Setup of run 1:
==> flow/design.v (excerpt) <==
module CORDIC_COS_SIN #(
    parameter DATA_WIDTH = 16,
    parameter PHASE_WIDTH = 32,
    parameter STAGE = 16
) (
    input clk,
    input rst,
    input en,
    input mode,      
    input signed [DATA_WIDTH-1:0] x0,
    input signed [DATA_WIDTH-1:0] y0,
    input signed [PHASE_WIDTH-1:0] phase,    
    output valid,
    output [DATA_WIDTH:0] cos,
    output [DATA_WIDTH:0] sin
);
For scale: roughly 980 flip-flops, roughly 0.068 mm² of cells after synthesis.
export LEC_CHECK = 0
export CAP_MARGIN = 20
export CORE_MARGIN = 2
export CORE_UTILIZATION = 61
export SETUP_SLACK_MARGIN = 0.47
export SLEW_MARGIN = 20
create_clock -name core_clock -period 2.7 [get_ports {clk}]
run.sh (not shown) runs the stock make flow with config.mk's settings and CLKGATE_MAP_FILE=.
The flow ended early for run 1: it failed with a tool error in 5_1_grt.
> inputs changed (run 1 -> run 2)
- SETUP_SLACK_MARGIN: 0.47 -> unset
- CORE_UTILIZATION: 61 -> 40
- the clock period (ns, I/O delays scaled along): 2.7 -> 4.17
==> results <==
Run 1 terminated abnormally: 5_1_grt reported GRT-0232.
Run 2: done, clean on timing, DRC and antenna
Lower width of the chip goes to run 1 over run 2.
Run 1 → run 2: netlist area before placement ~0 delta; weighted congestion at the end of routability-driven global placement lost about 11%; detailed placer's ending HPWL now sits lower; chip area estimate from yosys synthesis roughly the same.
Cmp run 2 and run 1 / area of the placeable core / higher: run 2
Looking only at height of the die, and setting everything else aside, the higher value of run 2 and run 1 goes to run 2.
Run 2 against run 1; number of buffers inserted during clock tree synthesis is up by a little under 10%.
As far as number of flip-flops and latches in the synthesized netlist goes, run 1 and run 2 are indistinguishable; the numbers are identical.
When run 2 is set beside run 1, its cell area after placement turns out to be 0.013 mm² smaller.
Sort run 2 and run 1 by die size asc -> top: run 1
Here is what was changed in the inputs of run 3 compared with run 2.
- CORE_UTILIZATION: 40 -> 68
- the clock period (ns, I/O delays scaled along): 4.17 -> 3.71
Run 3 completed end to end with timing, DRC and antenna clean. Run 3 ends up with lower growth of design area from synthesis to finish than run 2 does. In run 3 the total area of multi-input combinational cells turned out 160 µm² higher than in run 2. Against run 2, design area in run 3 came out better. The run showing the greater flop share of the area is run 3.
Edits applied to the flow inputs when going from run 3 to run 4:
- an added HOLD_SLACK_MARGIN of 0.3
- an added CTS_CLUSTER_SIZE of 36
- a change of the clock period (ns, I/O delays scaled along) from 3.71 to 3.04
Findings:
- Going from run 3 to run 4, TritonCTS buffer count lower, post-placement cell count higher, post-detailed-placement cell area higher, number of cells upsized or downsized after cts higher, final estimated routing congestion in global placement higher.
- Diff run 3 -> run 4: H-tree level count has remained practically unchanged, worst slack at placement fell by 0.40 ns, post-synthesis average cell area level.
- Status: run 4 FAILED at 5_1_grt (tool error)
- Chip area came out exactly the same in run 4 and run 3.
- Run 4 — number of buffers added to fix hold violations after cts 1 higher, run 3 as reference
- From run 4 to run 3, die height did not move at all.

---

CORDIC_COS_SIN again, from the RTL that the note above started with.
clock: 3.04 ns
lec_check: 0
cap_margin: 20
core_margin: 2
core_utilization: 72
hold_slack_margin: -0.09
slew_margin: 20
The starting point died in global routing (GRT-0232).
==> next run, changes <==
Settings changed: CAP_MARGIN 20 to 25, CELL_PAD_IN_SITES_GLOBAL_PLACEMENT from default to 2, CORE_ASPECT_RATIO from default to 1.42, CORE_MARGIN 2 to 9, CORE_UTILIZATION 72 to 40, HOLD_SLACK_MARGIN -0.09 to default, SLEW_MARGIN 20 to 0, TNS_END_PERCENT from default to 50.
Clock period 3.04 ns to 2.89 ns, I/O delays scaled along.
After rerunning: With this change the flow completed and failed the layout checks on setup timing; die size climbs by well over a third; synthesized area does not change; synthesized cell count does not change.
==> next run, changes <==
Settings changed: CAP_MARGIN 25 to 20, CELL_PAD_IN_SITES_DETAIL_PLACEMENT from default to 2, CELL_PAD_IN_SITES_GLOBAL_PLACEMENT 2 to default, CORE_ASPECT_RATIO 1.42 to default, CORE_MARGIN 9 to 8, SLEW_MARGIN 0 to 20, TNS_END_PERCENT 50 to default.
Clock period 2.89 ns to 5.0 ns, I/O delays scaled along.
What happened:
- The changed run produced a layout that fails on setup timing
- global-route usage came out higher by 11 points
- synthesized cell count does not change
- area after synthesis is unchanged
- worst setup slack gains 0.34 ns
- die area came out lower slightly
- clock skew came out higher by 0.019 ns
- count of clock-buffer cells in the layout came out higher by 25
- cell area came out lower by a quarter to a third
- wire length came out higher by well over a third
==> next run, changes <==
Settings changed: CELL_PAD_IN_SITES_DETAIL_PLACEMENT 2 to default, CORE_MARGIN 8 to 2.
=> With this change the flow passed the timing, DRC and antenna checks; clock-buffer cell count falls by 5; die size falls by 5.5%; routed wire length falls by 53%.
==> next run, changes <==
Settings changed: CORE_UTILIZATION 40 to 70, HOLD_SLACK_MARGIN from default to -0.09.
Clock period 5.0 ns to 3.04 ns, I/O delays scaled along.
The changed run aborted during global routing on GRT-0232.
Die size fell by well over a third.
Synthesized area stays the same.
Synthesized cell count stays the same.
==> next run, changes <==
Settings changed: CORE_UTILIZATION 70 to 29, HOLD_SLACK_MARGIN -0.09 to default.
Clock period 3.04 ns to 4.17 ns, I/O delays scaled along.
Effect:
- The new run ran to the end with no violations
- synthesized area is unchanged
- die size is higher by 140%
- synthesized cell count is unchanged

---

Starting RTL as in the previous note.
clock: 2.29 ns
lec_check: 0
abc_area: 1
cap_margin: 20
core_margin: 2
core_utilization: 72
place_density: 0.35
setup_slack_margin: 0.65
slew_margin: 20
The starting point stopped in 5_1_grt (GRT-0116).
==> next run, changes <==
ABC_AREA = unset   (was 1)
CAP_MARGIN = 30   (was 20)
PLACE_DENSITY = unset   (was 0.35)
SETUP_SLACK_MARGIN = unset   (was 0.65)
clock period = 2.91 ns   (was 2.29 ns; I/O delays follow)
Result: The new run died in 5_1_grt with GRT-0116. Synthesized cell count falls by 34%. Area after synthesis went down by 14%. Die size drops by 14%.
